Design alu, start of the top module:
module alu (
    input               i_clk,
    input               i_rst_n,
    input               i_valid,
    input signed [11:0] i_data_a,
    input signed [11:0] i_data_b,
    input        [2:0]  i_inst,
    output              o_valid,
    output       [11:0] o_data,
    output              o_overflow
);
reg  [11:0] o_data_w, o_data_r;
reg         o_valid_w, o_valid_r;
reg         o_overflow_w, o_overflow_r;
reg  [19:0] data_old;
reg         overflow_old;
wire [12:0] data_add, data_sub, data_mean;
wire [23:0] data_mul;
wire [19:0] data_mul_round;
wire [20:0] data_mac;
wire [11:0] data_a_abs, data_b_abs;
assign o_valid = o_valid_r;
assign o_data = o_data_r;
assign o_overflow = o_overflow_r;
assign data_add = {i_data_a[11], i_data_a} + {i_data_b[11], i_data_b};
assign data_sub = {i_data_a[11], i_data_a} - {i_data_b[11], i_data_b};
assign data_mul = {{12{i_data_a[11]}}, i_data_a} * {{12{i_data_b[11]}}, i_data_b};
assign data_mul_round = {data_mul[23], data_mul[23:5]} + {19'd0, data_mul[4]};
assign data_mac = {data_mul_round[19], data_mul_round} + {data_old[19], data_old};
assign data_mean = data_add >> 1;
assign data_a_abs = i_data_a[11]? ~(i_data_a)+12'd1: i_data_a;
assign data_b_abs = i_data_b[11]? ~(i_data_b)+12'd1: i_data_b;
always@(*) begin
  o_data_w = 12'd0;
  o_valid_w = i_valid;
  o_overflow_w = 1'b0;
  case(i_inst)
    3'b000: begin  
      o_overflow_w = ^data_add[12:11];
      o_data_w = data_add[11:0];
    end
    3'b001: begin  
      o_overflow_w = ^data_sub[12:11];
      o_data_w = data_sub[11:0];
    end
    3'b010: begin  
      o_data_w = data_mul_round[11:0];
      o_overflow_w = ~(data_mul_round[19:11] == 9'b1_1111_1111 | data_mul_round[19:11] == 9'b0_0000_0000);
    end
    3'b011: begin  
      o_data_w = data_mac[11:0]; 
      o_overflow_w = ~(data_mac[20:11] == 10'b11_1111_1111 | data_mac[20:11] == 10'b00_0000_0000) | overflow_old;
    end
    3'b100: begin  
      o_data_w = ~(i_data_a ^ i_data_b);
    end
    3'b101: begin  
      o_data_w = ~i_data_a[11]? i_data_a: 12'd0;
    end
    3'b110: begin  
      o_data_w = data_mean[11:0];
    end
  ...
Size in the first run: about 1,300 cells after synthesis, ~27 flip-flops, roughly 10,000 µm² of cells after synthesis.
==> flow/config.mk <==
export PLATFORM = sky130hd
export DESIGN_NAME = alu
export DESIGN_NICKNAME = alu
export VERILOG_FILES = /design/flow/design.v
export SDC_FILE = /design/flow/constraint.sdc
export NUM_CORES = 4
export LEC_CHECK = 0
export CAP_MARGIN = 10
export CELL_PAD_IN_SITES_DETAIL_PLACEMENT = 1
export CELL_PAD_IN_SITES_GLOBAL_PLACEMENT = 2
export CORE_MARGIN = 2
export CORE_UTILIZATION = 60
export CTS_CLUSTER_DIAMETER = 289
export GPL_ROUTABILITY_DRIVEN = 1
export GPL_TIMING_DRIVEN = 1
export MAX_ROUTING_LAYER = met4
export PLACE_DENSITY_LB_ADDON = 0.16
export SLEW_MARGIN = 20
export TNS_END_PERCENT = 65
==> flow/constraint.sdc <==
create_clock -name core_clock -period 13.2 [get_ports {i_clk}]
set_input_delay 2.6400 -clock core_clock [delete_from_list [all_inputs] [get_ports {i_clk}]]
set_output_delay 2.6400 -clock core_clock [all_outputs]
set_load 0.01 [all_outputs]
run.sh (not shown) runs the stock make flow with config.mk's settings and CLKGATE_MAP_FILE=.
The baseline failed in global placement without I/O with FLW-0024.
Change:
- CAP_MARGIN: 10 -> 20
- CELL_PAD_IN_SITES_DETAIL_PLACEMENT: 1 -> not set
- CELL_PAD_IN_SITES_GLOBAL_PLACEMENT: 2 -> not set
- CORE_UTILIZATION: 60 -> 40
- CTS_CLUSTER_DIAMETER: 289 -> not set
- GPL_ROUTABILITY_DRIVEN: 1 -> not set
- GPL_TIMING_DRIVEN: 1 -> not set
- MAX_ROUTING_LAYER: met4 -> not set
- PLACE_DENSITY_LB_ADDON: 0.16 -> not set
- TNS_END_PERCENT: 65 -> not set
- clock period: 13.2 -> 9.8 ns (I/O delays scaled with it)
The changed run completed without violations.
Synthesized area stays the same.
Die size grows by 48%.
Synthesized cell count does not change.
Change:
- CORE_UTILIZATION: 40 -> 62
- PLACE_DENSITY: not set -> 0.37
- TNS_END_PERCENT: not set -> 20
- clock period: 9.8 -> 7.39 ns (I/O delays scaled with it)
This time the run completed and failed the layout checks on setup timing. Flip-flop count does not change. First-iteration DRC count is higher by 36%. Cell count is lower by 1.7%. Critical path depth is lower by 1.

---

Starting RTL as in the previous note.
clock: 9.65 ns
lec_check: 0
abc_area: 1
cap_margin: 15
core_margin: 2
core_utilization: 40
min_routing_layer: met2
slew_margin: 20
The starting point completed with no timing, DRC or antenna violations.
Then changed:
Settings changed: CAP_MARGIN 15 to 20, CORE_UTILIZATION 40 to 72, MIN_ROUTING_LAYER met2 to not set, TNS_END_PERCENT set to 5.
Clock period 9.65 ns to 4.09 ns, I/O delays scaled along.
The changed run aborted during clock tree synthesis with DPL-0038.
Die area falls by 44%.
Synthesized cell count stays the same.
Area after synthesis is unchanged.

---

Starting RTL as in the previous note.
==> flow/design.v (excerpt) <==
module alu (
    input               i_clk,
    input               i_rst_n,
    input               i_valid,
    input signed [11:0] i_data_a,
    input signed [11:0] i_data_b,
    input        [2:0]  i_inst,
    output              o_valid,
    output       [11:0] o_data,
    output              o_overflow
);
clock: 8.53 ns
lec_check: 0
cap_margin: 20
core_margin: 2
core_utilization: 71
cts_cluster_size: 25
place_density_lb_addon: 0.24
setup_slack_margin: -0.49
slew_margin: 20
The first run aborted during global routing, error GRT-0232.
Rerun with:
CORE_UTILIZATION = 66   (was 71)
CTS_CLUSTER_SIZE = default   (was 25)
PLACE_DENSITY_LB_ADDON = default   (was 0.24)
Outcome: This time the run finished with negative setup slack left; die area goes up by a little under a tenth; area after synthesis does not change; synthesized cell count is unchanged.
Rerun with:
CORE_UTILIZATION = 71   (was 66)
PLACE_DENSITY_LB_ADDON = 0.24   (was default)
TNS_END_PERCENT = 5   (was default)
What happened: This time the run ended with an error in global routing. Die size decreases by 6.8%. Area after synthesis is unchanged. Synthesized cell count does not change.
Rerun with:
CORE_UTILIZATION = 65   (was 71)
CTS_CLUSTER_DIAMETER = 50   (was default)
PLACE_DENSITY_LB_ADDON = default   (was 0.24)
SETUP_SLACK_MARGIN = default   (was -0.49)
clock period = 9.43 ns   (was 8.53 ns; I/O delays follow)
After rerunning:
- Now the flow ran to the end with violations: negative setup slack
- synthesized cell count is unchanged
- area after synthesis stays the same
- die area rose by 8.9%
Rerun with:
ABC_AREA = 1   (was default)
MAX_ROUTING_LAYER = met4   (was default)
clock period = 8.19 ns   (was 9.43 ns; I/O delays follow)
Outcome:
- This time the run stopped in global routing (GRT-0232)
- synthesized area grows by 8.1%
- die size grows by 7.9%
- synthesized cell count grows by 30%
